run 1:
Design router_top, start of the top module:
module router_top (
    input clock,
    input resetn,
    input packet_valid,
    input [7:0] data_in,
    input read_enb_0, read_enb_1, read_enb_2,
    output [7:0] data_out_0, data_out_1, data_out_2,
    output vld_out_0, vld_out_1, vld_out_2,
    output err,
    output busy
);
Size: roughly 2000 cells after synthesis, about 530 flip-flops, about 0.022 mm2 of cells after synthesis.
Settings: LEC_CHECK=0, ABC_AREA=1, CAP_MARGIN=20, CORE_ASPECT_RATIO=0.57, CORE_MARGIN=3, CORE_UTILIZATION=28, CTS_CLUSTER_SIZE=11, GPL_ROUTABILITY_DRIVEN=0, MIN_ROUTING_LAYER=met1, PLACE_DENSITY=0.59, SETUP_SLACK_MARGIN=1.15, SLEW_MARGIN=20; clock period 5.61 ns.
run.sh (not shown) runs the stock make flow with config.mk's settings and CLKGATE_MAP_FILE=.
Relative to run 1, the following input files were edited for run 2:
==> flow/config.mk <==
export PLATFORM = sky130hd
export DESIGN_NAME = router_top
export DESIGN_NICKNAME = router_top
export VERILOG_FILES = /design/flow/design.v
export SDC_FILE = /design/flow/constraint.sdc
export NUM_CORES = 4
export LEC_CHECK = 0
export ABC_AREA = 1
export CAP_MARGIN = 20
export CORE_MARGIN = 2
export CORE_UTILIZATION = 72
export CTS_CLUSTER_SIZE = 10
export PLACE_DENSITY = 0.74
export SLEW_MARGIN = 20
export TNS_END_PERCENT = 5
==> flow/constraint.sdc <==
create_clock -name core_clock -period 1.98 [get_ports {clock}]
set_input_delay 0.3960 -clock core_clock [delete_from_list [all_inputs] [get_ports {clock}]]
set_output_delay 0.3960 -clock core_clock [all_outputs]
set_load 0.01 [all_outputs]
Notes after the runs:
Between run 2 and run 1, it is run 2 whose combinational power share is higher, by 6.3 points. Run 2 against run 1: length of routed wiring on met1 shows a reduction of about 20%, power share of the clock group shows a reduction of 1.7 points, overall die area shows a reduction of 0.051 mm2, total wirelength of the detailed-routed design shows an increase of 2400 um, power dissipated in combinational cells shows an increase of 280%. Finished, but not clean: run 2, with setup timing. Max sequential power across run 2 and run 1: run 2. For the synthesis-to-finish area growth, run 2 came in 6.8 points higher than run 1 did.
Edits applied to the flow inputs when going from run 2 to run 3:
diff --git a/flow/config.mk b/flow/config.mk
--- a/flow/config.mk
+++ b/flow/config.mk
@@ -8 +7,0 @@
-export ABC_AREA = 1
@@ -12,2 +11 @@
-export CTS_CLUSTER_SIZE = 10
-export PLACE_DENSITY = 0.74
+export SETUP_SLACK_MARGIN = -0.2
@@ -15 +12,0 @@
-export TNS_END_PERCENT = 5
==> flow/constraint.sdc <==
create_clock -name core_clock -period 2.07 [get_ports {clock}]
set_input_delay 0.4140 -clock core_clock [delete_from_list [all_inputs] [get_ports {clock}]]
set_output_delay 0.4140 -clock core_clock [all_outputs]
set_load 0.01 [all_outputs]
Findings:
As far as number of I/O port buffers goes, run 2 and run 3 are indistinguishable; the numbers are identical. Final checks on run 2, whose flow otherwise completed, came back failing, citing setup timing. Run 3 got as far as global routing, where a tool error ended the run. Taking run 2 as the reference, in run 3 and-or/or-and share of the synthesized area down 9.4 points, number of cells produced by synthesis down 686, area after synthesis down about 4.4%. Looking at synthesized-area fraction occupied by and/or/nand/nor cells, run 3 sits 2.2 points lower than run 2 does. Floorplan net count, run 3 vs run 2: down by more than a quarter. As far as maximum clock path buffer count goes, run 2 and run 3 are indistinguishable; the numbers are identical. Relative to run 2, synthesized chip area reported by yosys has gone down in run 3.
Changes in run 4 relative to run 3:
diff --git a/flow/config.mk b/flow/config.mk
--- a/flow/config.mk
+++ b/flow/config.mk
@@ -10,2 +10 @@
-export CORE_UTILIZATION = 72
-export SETUP_SLACK_MARGIN = -0.2
+export CORE_UTILIZATION = 13
==> flow/constraint.sdc <==
create_clock -name core_clock -period 6.24 [get_ports {clock}]
set_input_delay 1.2480 -clock core_clock [delete_from_list [all_inputs] [get_ports {clock}]]
set_output_delay 1.2480 -clock core_clock [all_outputs]
set_load 0.01 [all_outputs]
Run 4 | status: complete | timing, DRC, antenna: pass
Placer congestion estimate (run 4 vs. run 3) decreases by more than 10%
CTS buffer count: run 4 > run 3
Summary of run 4 over run 3: chip footprint up 0.14 mm2; synthesized cell count flat; chip width up 130%.

---

router_top again, from the RTL that the note above started with.
clock: 1.98 ns
lec_check: 0
abc_area: 1
cap_margin: 20
core_margin: 2
core_utilization: 72
cts_cluster_size: 96
slew_margin: 20
The baseline ran to the end with violations: setup timing.
==> next run, changes <==
CTS_CLUSTER_SIZE = 31   (was 96)
PLACE_DENSITY = 0.35   (was not set)
SETUP_SLACK_MARGIN = 0.45   (was not set)
clock period = 2.02 ns   (was 1.98 ns; I/O delays follow)
The new run finished but failed the layout checks on setup timing. Area after synthesis stays the same. Clock-buffer cell count went down by 5. Clock skew rose by 0.010 ns. Clock power came out lower by about 10%. Combinational power falls by about 10%. Fmax shrinks by 4.5%. Flip-flop count stays the same.
==> next run, changes <==
ABC_AREA = not set   (was 1)
CORE_UTILIZATION = 57   (was 72)
CTS_CLUSTER_SIZE = not set   (was 31)
PLACE_DENSITY = not set   (was 0.35)
SETUP_SLACK_MARGIN = not set   (was 0.45)
clock period = 4.1 ns   (was 2.02 ns; I/O delays follow)
What happened: The new run went through all stages and came out clean; combinational power goes down by 84%; via count goes down by about 34%; hold slack loses 0.079 ns; wire length goes down by 30%; register-to-register slack gains 1.4 ns.
==> next run, changes <==
SETUP_SLACK_MARGIN = 0.81   (was not set)
clock period = 2.84 ns   (was 4.1 ns; I/O delays follow)
What happened: The changed run ran to the end with no violations; non-clock buffer count came out higher by 172; routed wire length grows by 26%; synthesized cell count is unchanged; maximum frequency went up by 25%.

---

try-fjord:
Starting RTL as in the previous note.
==> flow/config.mk <==
export PLATFORM = sky130hd
export DESIGN_NAME = router_top
export DESIGN_NICKNAME = router_top
export VERILOG_FILES = /design/flow/design.v
export SDC_FILE = /design/flow/constraint.sdc
export NUM_CORES = 4
export LEC_CHECK = 0
export ABC_AREA = 1
export CAP_MARGIN = 20
export CORE_MARGIN = 2
export CORE_UTILIZATION = 70
export CTS_CLUSTER_SIZE = 72
export HOLD_SLACK_MARGIN = 0.29
export PLACE_DENSITY_LB_ADDON = 0.01
export SETUP_SLACK_MARGIN = 0.57
export SLEW_MARGIN = 20
==> flow/constraint.sdc <==
create_clock -name core_clock -period 1.98 [get_ports {clock}]
set_input_delay 0.3960 -clock core_clock [delete_from_list [all_inputs] [get_ports {clock}]]
set_output_delay 0.3960 -clock core_clock [all_outputs]
set_load 0.01 [all_outputs]
try-fjord: flow complete, layout not clean; failing: negative setup slack
Relative to try-fjord, the following input files were edited for try-garnet:
- removing CTS_CLUSTER_SIZE (formerly 72)
- removing HOLD_SLACK_MARGIN (formerly 0.29)
- removing PLACE_DENSITY_LB_ADDON (formerly 0.01)
- removing SETUP_SLACK_MARGIN (formerly 0.57)
- removing ABC_AREA (formerly 1)
- changing CORE_UTILIZATION from 70 to 40
- changing the clock period (ns, I/O delays scaled along) from 1.98 to 2.15
--- outcome ---
try-fjord and try-garnet: no clean run
Going from try-fjord to try-garnet, detailed route wirelength on metal2 -27%; area after synthesis -about 4.4%.
Compared with try-fjord, try-garnet shows a count of multi-input gates that is about 40% lower.
On fraction of power spent switching nets: between try-fjord and try-garnet, it ends up lower for try-garnet.
Die area | try-garnet > try-fjord
Compared with try-fjord, try-garnet is more frugal on power.
Worst clock skew, try-fjord and try-garnet: larger value in try-fjord
Note that the post-route standard cell area excluding fillers recorded for try-garnet amounts to 0.949 times the value seen in try-fjord.
Here is what was changed in the inputs of try-violet compared with try-garnet.
- CTS_CLUSTER_SIZE now 31, previously not set
- ABC_AREA now 0, previously not set
- CORE_UTILIZATION now 68, was 40
- SETUP_SLACK_MARGIN now 0.58, previously not set
- the clock period (ns, I/O delays scaled along) now 1.98, was 2.15
- try-violet vs try-garnet: met1 track utilization from global routing up in try-violet
- Summary of try-violet over try-garnet: area of all placed cells without fillers now larger, synthesized area per cell closely matched the old numbers, core utilization went up 36 points, total power divided by cell area moved up, minimum clock period higher.
- Comparing try-garnet and try-violet, width of the die is lower on try-violet.
- Worst-case setup margin in the final layout ended up 0.19 ns lower on try-violet than on try-garnet.
- try-violet finished all stages; however, its layout fails the closing checks, the failures being negative setup slack.
Input changes introduced in try-yarrow (baseline for comparison: try-violet):
- changing CORE_UTILIZATION from 68 to 72
- removing ABC_AREA (formerly 0)
- removing CTS_CLUSTER_SIZE (formerly 31)
- changing SETUP_SLACK_MARGIN from 0.58 to -0.2
Completing all stages was not enough for try-yarrow: its layout failed the final checks because of negative setup slack.
Comparing try-violet against try-yarrow, there is no change at all in total nets after synthesis.
try-yarrow vs. try-violet: area growth from synthesis to final layout -0.43 points, clock skew ~0 delta, amount of wire on met2 after detailed routing +24%, total power +2.2%, clock buffer count +about 28%.
Switching power (try-yarrow / try-violet): 1.15
Status: power consumed by the clock network parity (try-yarrow, try-violet)
Compared with try-violet, in try-yarrow global-route wire length before repair grew by 17%; core footprint shrank by 5.9%; maximum frequency shows a reduction of about 10%.
Power and IR drop assume default switching activity.
